==> run X: inputs <==
// DATAPATH_CON_PIPELINE
module DATAPATH_CON_PIPELINE(clk,reset,imem_addr,imem_rdata,dmem_addr,dmem_wdata,dmem_we,dmem_rdata);
clock: 8.17 ns
lec_check: 0
cap_margin: 20
cell_pad_in_sites_global_placement: 3
core_aspect_ratio: 1.05
core_margin: 2
core_utilization: 30
gpl_routability_driven: 0
max_routing_layer: met4
min_routing_layer: met2
place_density_lb_addon: 0.15
slew_margin: 20
run.sh (not shown) runs the stock make flow with config.mk's settings and CLKGATE_MAP_FILE=.
==> run F: changes against run X <==
Settings changed: CELL_PAD_IN_SITES_GLOBAL_PLACEMENT 3 to 1, CORE_UTILIZATION 30 to 71, CTS_CLUSTER_SIZE set to 37, GPL_ROUTABILITY_DRIVEN 0 to 1, MIN_ROUTING_LAYER met2 to met1, PLACE_DENSITY set to 0.64, PLACE_DENSITY_LB_ADDON 0.15 to unset.
==> flow/constraint.sdc (replaced) <==
create_clock -name core_clock -period 4.4 [get_ports {clk}]
set_input_delay 0.8800 -clock core_clock [delete_from_list [all_inputs] [get_ports {clk}]]
set_output_delay 0.8800 -clock core_clock [all_outputs]
set_load 0.01 [all_outputs]
==> run B: changes against run X <==
Settings changed: CAP_MARGIN 20 to 15, CORE_ASPECT_RATIO 1.05 to 1.26, CORE_MARGIN 2 to 4, CORE_UTILIZATION 30 to 50, CTS_CLUSTER_SIZE set to 17, HOLD_SLACK_MARGIN set to 0.18, PLACE_DENSITY_LB_ADDON 0.15 to 0.3.
==> flow/constraint.sdc (replaced) <==
create_clock -name core_clock -period 7.69 [get_ports {clk}]
set_input_delay 1.5380 -clock core_clock [delete_from_list [all_inputs] [get_ports {clk}]]
set_output_delay 1.5380 -clock core_clock [all_outputs]
set_load 0.01 [all_outputs]
==> run C: changes against run X <==
Settings changed: CELL_PAD_IN_SITES_GLOBAL_PLACEMENT 3 to unset, CORE_ASPECT_RATIO 1.05 to unset, CORE_UTILIZATION 30 to 40, GPL_ROUTABILITY_DRIVEN 0 to unset, MAX_ROUTING_LAYER met4 to unset, MIN_ROUTING_LAYER met2 to unset, PLACE_DENSITY_LB_ADDON 0.15 to unset.
==> flow/constraint.sdc (replaced) <==
create_clock -name core_clock -period 7.5 [get_ports {clk}]
set_input_delay 1.5000 -clock core_clock [delete_from_list [all_inputs] [get_ports {clk}]]
set_output_delay 1.5000 -clock core_clock [all_outputs]
set_load 0.01 [all_outputs]
==> summary.txt <==
Implementation numbers.

- The die outline width is 302 um.
- The flow did not finish.
- The run ended at global routing.
- Counting tap cells, the placed design contains a total of 6147 instances.
- The tool reported: "[ERROR GRT-0232] Routing congestion too high. Check the congestion heatmap in the GUI".
- The area of the chip is 95400 um^2.
- The floorplan has 114 rows.
- The height of the die reads 316 um.
- The number of buffers created by CTS reads 135.
- The total overflow reported by the global router reads 140.
- The final HPWL from detailed placement reads 146000 um.
# the run above: run F

==> summary.txt <==
Implementation numbers.

- The final HPWL from detailed placement is 128000 um.
- The area of the chip reads 138000 um^2.
- The number of buffers created by CTS is 141.
- The run finished with no timing, DRC or antenna violations.
- The type of destination of the critical path is a flop.
- The height of the die reads 416 um.
- The post-route standard cell area excluding fillers reads 74500 um^2.
- The total overflow reported by the global router reads 0.
- The fill cell instance count of the final layout reads 10300.
- The number of placement rows is 149.
# the run above: run B

==> summary.txt <==
Implementation numbers.

- The flow ran to the end and the layout has no timing, DRC or antenna violations.
- The number of placement rows reads 176.
- Clock tree synthesis inserted a total of 157 buffers.
- The area of the chip reads 224000 um^2.
- Per the placement report, the placed cell count is 7508.
- The total overflow reported by the global router reads 0.
- Setup repair after global routing left no endpoint under its margin.
- The die outline width is 462 um.
- According to the dpl log, the detail-placed design has an HPWL of 149000 um.
- TritonCTS built the clock tree.
- After synthesis, flip-flops and latches occupy 55.6% of the total area.
- The critical path's largest stage delay reads 920 ps.
- The height of the die reads 485 um.
# the run above: run X

==> summary.txt <==
Implementation numbers.

- The number of placed instances, taps included is 6748.
- The class of the most critical hold timing path reads flop to flop.
- In this run, CTS created clock tree buffers numbering 143.
- The top power consumer group is sequential cells.
- The wire length per cell reads 29.3 um.
- The fraction of area in multi-input gates reads 37.1%.
- The count of plain and timing-repair buffers reads 276.
- The clock network area share is 6.15%.
- Multi-input combinational cells in the finished layout were counted as 2813.
- The total overflow reported by the global router is 0.
- The number of placement rows reads 149.
- The startpoint of the most critical register-to-register path is call_ex_mem.dest_out[1].
- The non-clock buffer share of cell area is 3.48%.
- The area of the chip is 168000 um^2.
- The flow ran to the end and the layout has no timing, DRC or antenna violations.
- The height of the die is 410 um.
- The wire-length estimate of the detail-placed layout is 125000 um.
# the run above: run C



==> inputs of 10-12 <==
Starting RTL as in the previous note.
Design DATAPATH_CON_PIPELINE, start of the top module:
module DATAPATH_CON_PIPELINE(clk,reset,imem_addr,imem_rdata,dmem_addr,dmem_wdata,dmem_we,dmem_rdata);
input clk; 
input reset;
output [31:0] imem_addr;
input  [31:0] imem_rdata;
output [31:0] dmem_addr;
output [31:0] dmem_wdata;
output dmem_we;
input  [31:0] dmem_rdata;
wire [31:0] address_final; 
wire [31:0] Out_PC; 
wire [31:0] next_pc;
wire [31:0] Instruction; 
wire RegDst,Jump,MemtoReg,ALUsrc,RegWrite,Branch,BranchNe,ZeroExt; 
wire MemRead, MemWrite; 
wire [3:0] ALUOP;
wire [4:0] writereg;
wire [31:0] read_data1,read_data2;
wire [31:0] sign_extended;
wire [3:0] alucontrol;
wire [31:0] mux_alu;
wire [31:0] alu_result;
wire zero; 
wire [31:0] Jump_address;
wire [31:0] shift_left_branch;
wire [31:0] branch_pc;
wire [31:0] mux_branch_out;
wire [31:0] DM_mux;
wire [4:0] src_1_d_e,src_2_d_e;
wire [4:0] dest_d_e;
wire [31:0] reg1_d_e;
wire [31:0] reg2_d_e;
wire [31:0] imm_d_e;
wire branch_d_e,branchne_d_e;
wire MemtoReg_d_e,MemRead_d_e,MemWrite_d_e,RegWrite_d_e,ALUsrc_d_e;
wire [3:0] alucontrol_d_e;
wire [31:0] branch_pc_d_e;
wire [4:0] dest_e_m;
wire MemWrite_e_m,MemtoReg_e_m,RegWrite_e_m;
  ...
==> flow/config.mk <==
export PLATFORM = sky130hd
export DESIGN_NAME = DATAPATH_CON_PIPELINE
export DESIGN_NICKNAME = DATAPATH_CON_PIPELINE
export VERILOG_FILES = /design/flow/design.v
export SDC_FILE = /design/flow/constraint.sdc
export NUM_CORES = 4
export LEC_CHECK = 0
export ABC_AREA = 0
export CAP_MARGIN = 20
export CELL_PAD_IN_SITES_DETAIL_PLACEMENT = 2
export CELL_PAD_IN_SITES_GLOBAL_PLACEMENT = 2
export CORE_ASPECT_RATIO = 0.83
export CORE_MARGIN = 5
export CORE_UTILIZATION = 43
export CTS_CLUSTER_DIAMETER = 99
export GPL_ROUTABILITY_DRIVEN = 0
export GPL_TIMING_DRIVEN = 0
export HOLD_SLACK_MARGIN = 0.3
export MAX_ROUTING_LAYER = met4
export SLEW_MARGIN = 30
==> flow/constraint.sdc <==
create_clock -name core_clock -period 7.5 [get_ports {clk}]
set_input_delay 1.5000 -clock core_clock [delete_from_list [all_inputs] [get_ports {clk}]]
set_output_delay 1.5000 -clock core_clock [all_outputs]
set_load 0.01 [all_outputs]
==> 11-04 (differences from 10-12) <==
Settings changed: ABC_AREA 0 to unset, CELL_PAD_IN_SITES_DETAIL_PLACEMENT 2 to unset, CELL_PAD_IN_SITES_GLOBAL_PLACEMENT 2 to 1, CORE_ASPECT_RATIO 0.83 to 1.05, CORE_MARGIN 5 to 2, CORE_UTILIZATION 43 to 64, CTS_CLUSTER_DIAMETER 99 to 80, GPL_ROUTABILITY_DRIVEN 0 to 1, GPL_TIMING_DRIVEN 0 to unset, HOLD_SLACK_MARGIN 0.3 to unset, MIN_ROUTING_LAYER set to met1, PLACE_DENSITY_LB_ADDON set to 0.06, SETUP_SLACK_MARGIN set to 1.0, SLEW_MARGIN 30 to 20.
==> flow/constraint.sdc (replaced) <==
create_clock -name core_clock -period 3.83 [get_ports {clk}]
set_input_delay 0.7660 -clock core_clock [delete_from_list [all_inputs] [get_ports {clk}]]
set_output_delay 0.7660 -clock core_clock [all_outputs]
set_load 0.01 [all_outputs]
==> 04-17 (differences from 10-12) <==
Settings changed: ABC_AREA 0 to unset, CELL_PAD_IN_SITES_DETAIL_PLACEMENT 2 to unset, CELL_PAD_IN_SITES_GLOBAL_PLACEMENT 2 to unset, CORE_ASPECT_RATIO 0.83 to unset, CORE_MARGIN 5 to 2, CORE_UTILIZATION 43 to 72, CTS_CLUSTER_DIAMETER 99 to unset, CTS_CLUSTER_SIZE set to 32, GPL_ROUTABILITY_DRIVEN 0 to unset, GPL_TIMING_DRIVEN 0 to unset, HOLD_SLACK_MARGIN 0.3 to 0.28, MAX_ROUTING_LAYER met4 to unset, PLACE_DENSITY set to 0.64, SLEW_MARGIN 30 to 20.
==> flow/constraint.sdc (replaced) <==
create_clock -name core_clock -period 4.45 [get_ports {clk}]
set_input_delay 0.8900 -clock core_clock [delete_from_list [all_inputs] [get_ports {clk}]]
set_output_delay 0.8900 -clock core_clock [all_outputs]
set_load 0.01 [all_outputs]
==> comparison table <==
| metric | 10-12 | 04-17 | 11-04 |
|---|---|---|---|
| Cell internal power dissipation | 13.2 mW | - | 26.9 mW |
| Clock slew seen by the registers of the worst setup and hold paths | 60 ps | - | 60 ps |
| DRT Wirelength | 272 mm | - | 244 mm |
| Met3 routed WL | 20.0 mm | - | 34.3 mm |
| Insertion Delay late pin | 820 ps | - | 760 ps |
| Vias per inst | 6.44 | - | 7.36 |
| Number of buffers outside the clock class in the layout | 571 | - | 840 |
| Run status | no timing/DRC/antenna violations | stopped before the end | failed layout checks |
| Failing step | - | global routing | - |
| Layout check failures | - | - | negative setup slack |
| Layout non-clock buf frac | 0.0635 | - | 0.0913 |
| Worst Reg-to-Reg Cells | 19 | - | 18 |
| Minimum clock period after layout | 7280 ps | - | 4800 ps |
| Portion of the layout cell area used by clock cells | 0.0615 | - | 0.0581 |
| Weighted congestion reported at the end of routability-driven placement | - | 1.04 | 1.06 |
| Register-to-register path setup slack | 220 ps | - | -970 ps |
| Largest Pwr Group | sequential cells | - | sequential cells |
| Switching share of power | 0.283 | - | 0.269 |
| Worst hold path endpoint | call_ex_mem.regwrite_out | - | call_F_D.PC[0] |
| Number of fill cells in the layout | 14,400 | - | 5,539 |
| Startpoint of the tightest hold check path | ID_IE.RegWrite_out | - | call_F_D.PC[0] |
| Number of buffers created by CTS | 144 | 137 | 139 |
| Required time of the critical path | 8130 ps | - | 4470 ps |
| Fin. Hold Viols | 0 | - | 0 |
| DP HPWL | 202 mm | 138 mm | 135 mm |
| Number of stages on the worst hold path | 1 | - | 2 |
| Power per Cell Area | 238 nW/um^2 | - | 463 nW/um^2 |
Power and IR drop assume default switching activity.
